==> run a <==
==> flow/design.v <==
`timescale 1ns / 1ps
module magnitude_wrapper(
	input aclk,
	input aresetn,
	input s_i_data_valid,
	output reg s_o_data_ready,
	input [31:0] s_i_data,
	output reg m_o_data_valid,
	input m_i_data_ready,
	output reg [31:0] m_o_data
    );
	reg [31:0] o_data_temp;
	reg [15:0] data_real;
	reg [15:0] data_imag;
	reg start_calc;
	reg ack_calc;
	wire [15:0] in_real = s_i_data[15:0];
	wire [15:0] in_imag = s_i_data[31:16];
	always @ (posedge aclk)
		begin
			if (aresetn == 0) begin
				s_o_data_ready <= 1'b0;
				start_calc <= 1'b0;
			end
			if (ack_calc == 1'b1) begin
				start_calc <= 0;
			end
			if ( (s_i_data_valid == 1'b1) && (ack_calc == 0)) begin
				if (in_real[15] == 1'b1)
					data_real <= ~in_real + 16'd1;
				else
					data_real <= in_real;
				if (in_imag[15] == 1'b1)
					data_imag <= ~in_imag + 16'd1;
				else
					data_imag <= in_imag;
				s_o_data_ready <= 1;
				start_calc <= 1'b1;
			end
		end
	always @ (posedge aclk)
		begin
			if (aresetn == 0) begin
				ack_calc <= 0;
			end
			if (start_calc == 1'b1) begin
				ack_calc <= 1;
				o_data_temp <= data_real*data_real + data_imag*data_imag;
			end
			else begin
				ack_calc <= 0;
			end
		end
	always @ (posedge aclk)
		begin
			if (aresetn == 0) begin
				m_o_data_valid <= 1'b0;
			end
			if (m_i_data_ready == 1'b1) begin
				if (ack_calc == 0) begin
					m_o_data_valid <= 1'b0;
				end
				else begin
					m_o_data_valid <= 1'b1;
					m_o_data <= o_data_temp;
				end
			end
		end
endmodule
==> flow/run.sh <==
#!/bin/bash
# the make line also repeats each setting of config.mk as NAME=value (left out here)
make -C /OpenROAD-flow-scripts/flow DESIGN_CONFIG=/design/flow/config.mk WORK_HOME=/design/flow/orfs CLKGATE_MAP_FILE= finish
==> flow/config.mk <==
export PLATFORM = sky130hd
export DESIGN_NAME = magnitude_wrapper
export DESIGN_NICKNAME = magnitude_wrapper
export VERILOG_FILES = /design/flow/design.v
export SDC_FILE = /design/flow/constraint.sdc
export NUM_CORES = 4
export LEC_CHECK = 0
export ABC_AREA = 1
export CAP_MARGIN = 20
export CORE_MARGIN = 2
export CORE_UTILIZATION = 72
export CTS_CLUSTER_SIZE = 76
export GPL_ROUTABILITY_DRIVEN = 0
export PLACE_DENSITY_LB_ADDON = 0.01
export SETUP_SLACK_MARGIN = 1.85
export SLEW_MARGIN = 20
==> flow/constraint.sdc <==
create_clock -name core_clock -period 6.46 [get_ports {aclk}]
set_input_delay 1.2920 -clock core_clock [delete_from_list [all_inputs] [get_ports {aclk}]]
set_output_delay 1.2920 -clock core_clock [all_outputs]
set_load 0.01 [all_outputs]
==> inputs of run b, as changes to run a <==
ABC_AREA = not set   (was 1)
CORE_UTILIZATION = 35   (was 72)
CTS_CLUSTER_DIAMETER = 32   (was not set)
CTS_CLUSTER_SIZE = not set   (was 76)
GPL_ROUTABILITY_DRIVEN = not set   (was 0)
PLACE_DENSITY_LB_ADDON = not set   (was 0.01)
SETUP_SLACK_MARGIN = not set   (was 1.85)
==> flow/constraint.sdc (replaced) <==
create_clock -name core_clock -period 10.0 [get_ports {aclk}]
set_input_delay 2.0000 -clock core_clock [delete_from_list [all_inputs] [get_ports {aclk}]]
set_output_delay 2.0000 -clock core_clock [all_outputs]
set_load 0.01 [all_outputs]
==> inputs of run c, as changes to run a <==
CAP_MARGIN = 30   (was 20)
CTS_CLUSTER_DIAMETER = 217   (was not set)
GPL_ROUTABILITY_DRIVEN = not set   (was 0)
HOLD_SLACK_MARGIN = -0.09   (was not set)
PLACE_DENSITY = 0.43   (was not set)
PLACE_DENSITY_LB_ADDON = not set   (was 0.01)
SETUP_SLACK_MARGIN = -0.36   (was 1.85)
SLEW_MARGIN = 40   (was 20)
==> flow/constraint.sdc (replaced) <==
create_clock -name core_clock -period 5.54 [get_ports {aclk}]
set_input_delay 1.1080 -clock core_clock [delete_from_list [all_inputs] [get_ports {aclk}]]
set_output_delay 1.1080 -clock core_clock [all_outputs]
set_load 0.01 [all_outputs]
==> results <==
                                                     run a            run c           run b
Outcome                                    failed layout checks  failed layout checks  finished clean
Layout check failures                         setup timing     setup timing               -
Worst-case headroom to the max-slew limit            0.646            0.328           0.468
Final Wtd Congestion                                     -            0.926           0.851
Final std cell area, no fill                     23500 um2        24600 um2       20300 um2
M1 wire length                                    16900 um         20600 um        14800 um
Final core utilization                               0.876            0.916           0.386
Complex Gates by Area                               0.0139           0.0139          0.0460
Fraction of area in registers                        0.127            0.121           0.147
Highest fanout seen on the critical path                 7                7              15
Routed length per placed instance                  19.5 um          24.6 um         15.4 um
RSZ-0062 raised after global routing                   yes              yes              no
Final worst path period share                         1.02             1.35           0.808
Overall chip area                                28500 um2        28500 um2       54800 um2

==> tundra: inputs <==
RTL: the design.v shown in full above, as it stands there.
Settings: LEC_CHECK=0, CAP_MARGIN=20, CORE_MARGIN=2, CORE_UTILIZATION=72, CTS_CLUSTER_SIZE=34, SLEW_MARGIN=20; clock period 6.18 ns.
run.sh (not shown) runs the stock make flow with config.mk's settings and CLKGATE_MAP_FILE=.
==> maple: changes against tundra <==
--- a/flow/config.mk
+++ b/flow/config.mk
@@ -7,6 +7,5 @@
 export LEC_CHECK = 0
 export CAP_MARGIN = 20
 export CORE_MARGIN = 2
-export CORE_UTILIZATION = 72
-export CTS_CLUSTER_SIZE = 34
+export CORE_UTILIZATION = 68
 export SLEW_MARGIN = 20
==> flow/constraint.sdc (replaced) <==
create_clock -name core_clock -period 11.6 [get_ports {aclk}]
set_input_delay 2.3200 -clock core_clock [delete_from_list [all_inputs] [get_ports {aclk}]]
set_output_delay 2.3200 -clock core_clock [all_outputs]
set_load 0.01 [all_outputs]
==> violet: changes against tundra <==
--- a/flow/config.mk
+++ b/flow/config.mk
@@ -8,5 +8,5 @@
 export CAP_MARGIN = 20
 export CORE_MARGIN = 2
 export CORE_UTILIZATION = 72
-export CTS_CLUSTER_SIZE = 34
+export CTS_CLUSTER_SIZE = 36
 export SLEW_MARGIN = 20
==> flow/constraint.sdc (replaced) <==
create_clock -name core_clock -period 6.92 [get_ports {aclk}]
set_input_delay 1.3840 -clock core_clock [delete_from_list [all_inputs] [get_ports {aclk}]]
set_output_delay 1.3840 -clock core_clock [all_outputs]
set_load 0.01 [all_outputs]
==> comparison <==
tundra reached the layout checks and failed them: negative setup slack. violet ran to the end with violations: negative setup slack. maple produced a clean layout.
The highest critical path depth belongs to tundra, the lowest to maple.
Worst hold slack, highest first: tundra, violet, maple.
Of violet and tundra, tundra has the higher cell area (gap about 4.5%, measured against tundra).
Count of clock-buffer cells in the layout is the same in tundra and violet.

==> cedar: inputs <==
RTL: the design.v shown in full above, as it stands there.
==> flow/config.mk <==
export PLATFORM = sky130hd
export DESIGN_NAME = magnitude_wrapper
export DESIGN_NICKNAME = magnitude_wrapper
export VERILOG_FILES = /design/flow/design.v
export SDC_FILE = /design/flow/constraint.sdc
export NUM_CORES = 4
export LEC_CHECK = 0
export CAP_MARGIN = 15
export CELL_PAD_IN_SITES_DETAIL_PLACEMENT = 2
export CORE_MARGIN = 2
export CORE_UTILIZATION = 32
export MIN_ROUTING_LAYER = met2
export SETUP_SLACK_MARGIN = -0.36
export SLEW_MARGIN = 20
==> flow/constraint.sdc <==
create_clock -name core_clock -period 11.4 [get_ports {aclk}]
set_input_delay 2.2800 -clock core_clock [delete_from_list [all_inputs] [get_ports {aclk}]]
set_output_delay 2.2800 -clock core_clock [all_outputs]
set_load 0.01 [all_outputs]
==> harbor: changes against cedar <==
Settings changed: CAP_MARGIN 15 to 30, CELL_PAD_IN_SITES_DETAIL_PLACEMENT 2 to unset, CORE_ASPECT_RATIO set to 0.5, CORE_UTILIZATION 32 to 22, MIN_ROUTING_LAYER met2 to unset, TNS_END_PERCENT set to 50.
==> summary of the runs <==
Synthesized cell count is the same in harbor and cedar. In cedar the non-clock buffer count is higher than in harbor, by 1. Of cedar and harbor, harbor has the higher worst setup slack (gap 1.4 ns). The first-iteration DRC count of cedar is 5.9 times that of harbor. cedar went through all stages and came out clean. harbor finished with timing, DRC and antenna clean. In harbor the critical path depth is higher than in cedar, by 2. Against cedar, the maximum frequency of harbor is larger by about 17%. Between cedar and harbor, the lower sequential share of layout area is in harbor (gap 0.27 points). In cedar the die area is lower than in harbor, by about 30%.

==> inputs of job 1442 <==
Starts from the design.v that is shown in full above.
make LEC_CHECK=0 ABC_AREA=1 CAP_MARGIN=20 CORE_ASPECT_RATIO=0.5 CORE_MARGIN=7 CORE_UTILIZATION=69 CTS_CLUSTER_DIAMETER=310 CTS_CLUSTER_SIZE=100 HOLD_SLACK_MARGIN=0.06 SETUP_SLACK_MARGIN=-1.0 SLEW_MARGIN=25 finish   # period 10.0 ns
==> job 1669 (differences from job 1442) <==
CORE_ASPECT_RATIO = not set   (was 0.5)
CORE_MARGIN = 2   (was 7)
CORE_UTILIZATION = 72   (was 69)
CTS_CLUSTER_DIAMETER = not set   (was 310)
CTS_CLUSTER_SIZE = 76   (was 100)
HOLD_SLACK_MARGIN = not set   (was 0.06)
PLACE_DENSITY_LB_ADDON = 0.28   (was not set)
SETUP_SLACK_MARGIN = not set   (was -1.0)
SLEW_MARGIN = 20   (was 25)
==> flow/constraint.sdc (replaced) <==
create_clock -name core_clock -period 6.46 [get_ports {aclk}]
set_input_delay 1.2920 -clock core_clock [delete_from_list [all_inputs] [get_ports {aclk}]]
set_output_delay 1.2920 -clock core_clock [all_outputs]
set_load 0.01 [all_outputs]
==> job 8840 (differences from job 1442) <==
ABC_AREA = not set   (was 1)
CORE_ASPECT_RATIO = not set   (was 0.5)
CORE_MARGIN = 2   (was 7)
CORE_UTILIZATION = 40   (was 69)
CTS_CLUSTER_DIAMETER = not set   (was 310)
CTS_CLUSTER_SIZE = not set   (was 100)
HOLD_SLACK_MARGIN = not set   (was 0.06)
SETUP_SLACK_MARGIN = -0.76   (was -1.0)
SLEW_MARGIN = 20   (was 25)
==> flow/constraint.sdc (replaced) <==
create_clock -name core_clock -period 8.17 [get_ports {aclk}]
set_input_delay 1.6340 -clock core_clock [delete_from_list [all_inputs] [get_ports {aclk}]]
set_output_delay 1.6340 -clock core_clock [all_outputs]
set_load 0.01 [all_outputs]
==> comparison <==
Job 8840 completed with no timing, DRC or antenna violations. Job 1442 ran to the end with no violations. Job 1669 completed and failed the layout checks on setup timing.
Between job 1669 and job 8840, the lower register-to-register slack is in job 1669 (gap 0.81 ns).
Between job 1442 and job 8840, the lower synthesized cell count is in job 8840 (gap about 25%, measured against job 8840).
Clock-buffer cell count is the same in job 8840 and job 1442.
Critical path depth: job 1442 < job 8840 < job 1669.
In job 1442 the maximum frequency is higher than in job 8840, by about 13%.
Non-clock buffer count: job 1442 < job 8840 < job 1669.
Of job 1669 and job 1442, job 1669 has the higher cell area (gap about 11%, measured against job 1442).
==> figures <==
Run status: job 8840 no timing/DRC/antenna violations; job 1442 no timing/DRC/antenna violations; job 1669 complete, but fails checks
Reasons for failing layout checks: job 8840 -; job 1442 -; job 1669 setup timing
Number of multi-input combinational cells: job 8840 1129; job 1442 1314; job 1669 1314
Width of the die: job 8840 219 um; job 1442 252 um; job 1669 169 um
Reg-to-reg endpoint: job 8840 o_data_temp[31]; job 1442 o_data_temp[28]; job 1669 o_data_temp[30]
Met3 wire len: job 8840 1.03 mm; job 1442 3.44 mm; job 1669 5.46 mm
Antenna violations before repair: job 8840 0; job 1442 0; job 1669 1
Average instance area after synthesis: job 8840 10.4 um2; job 1442 8.77 um2; job 1669 8.77 um2
Fraction of the mapped netlist area in compound gates: job 8840 4.60%; job 1442 1.39%; job 1669 1.39%
Fraction of area in registers: job 8840 14.7%; job 1442 14.3%; job 1669 12.8%
Global Route met1 Usage: job 8840 20.6%; job 1442 35.3%; job 1669 42.8%
Wire length per cell after detailed routing: job 8840 15.7 um; job 1442 15.7 um; job 1669 21.2 um
Source-to-sink clock delay at the later pin of the worst-skew pair: job 8840 0.37 ns; job 1442 0.37 ns; job 1669 0.38 ns
Slowest-stage cell, CP: job 8840 sky130_fd_sc_hd__edfxtp_1; job 1442 sky130_fd_sc_hd__edfxtp_1; job 1669 sky130_fd_sc_hd__fa_2
TNS Setup: job 8840 0 ns; job 1442 0 ns; job 1669 -6.50 ns
Initial cell density of the core: job 8840 40.7%; job 1442 70.4%; job 1669 73.0%
Number of warnings in the stage logs: job 8840 36; job 1442 38; job 1669 38
Number of setup violations in the final report: job 8840 0; job 1442 0; job 1669 19
Final Cycle Share: job 8840 96.3%; job 1442 69.7%; job 1669 108%
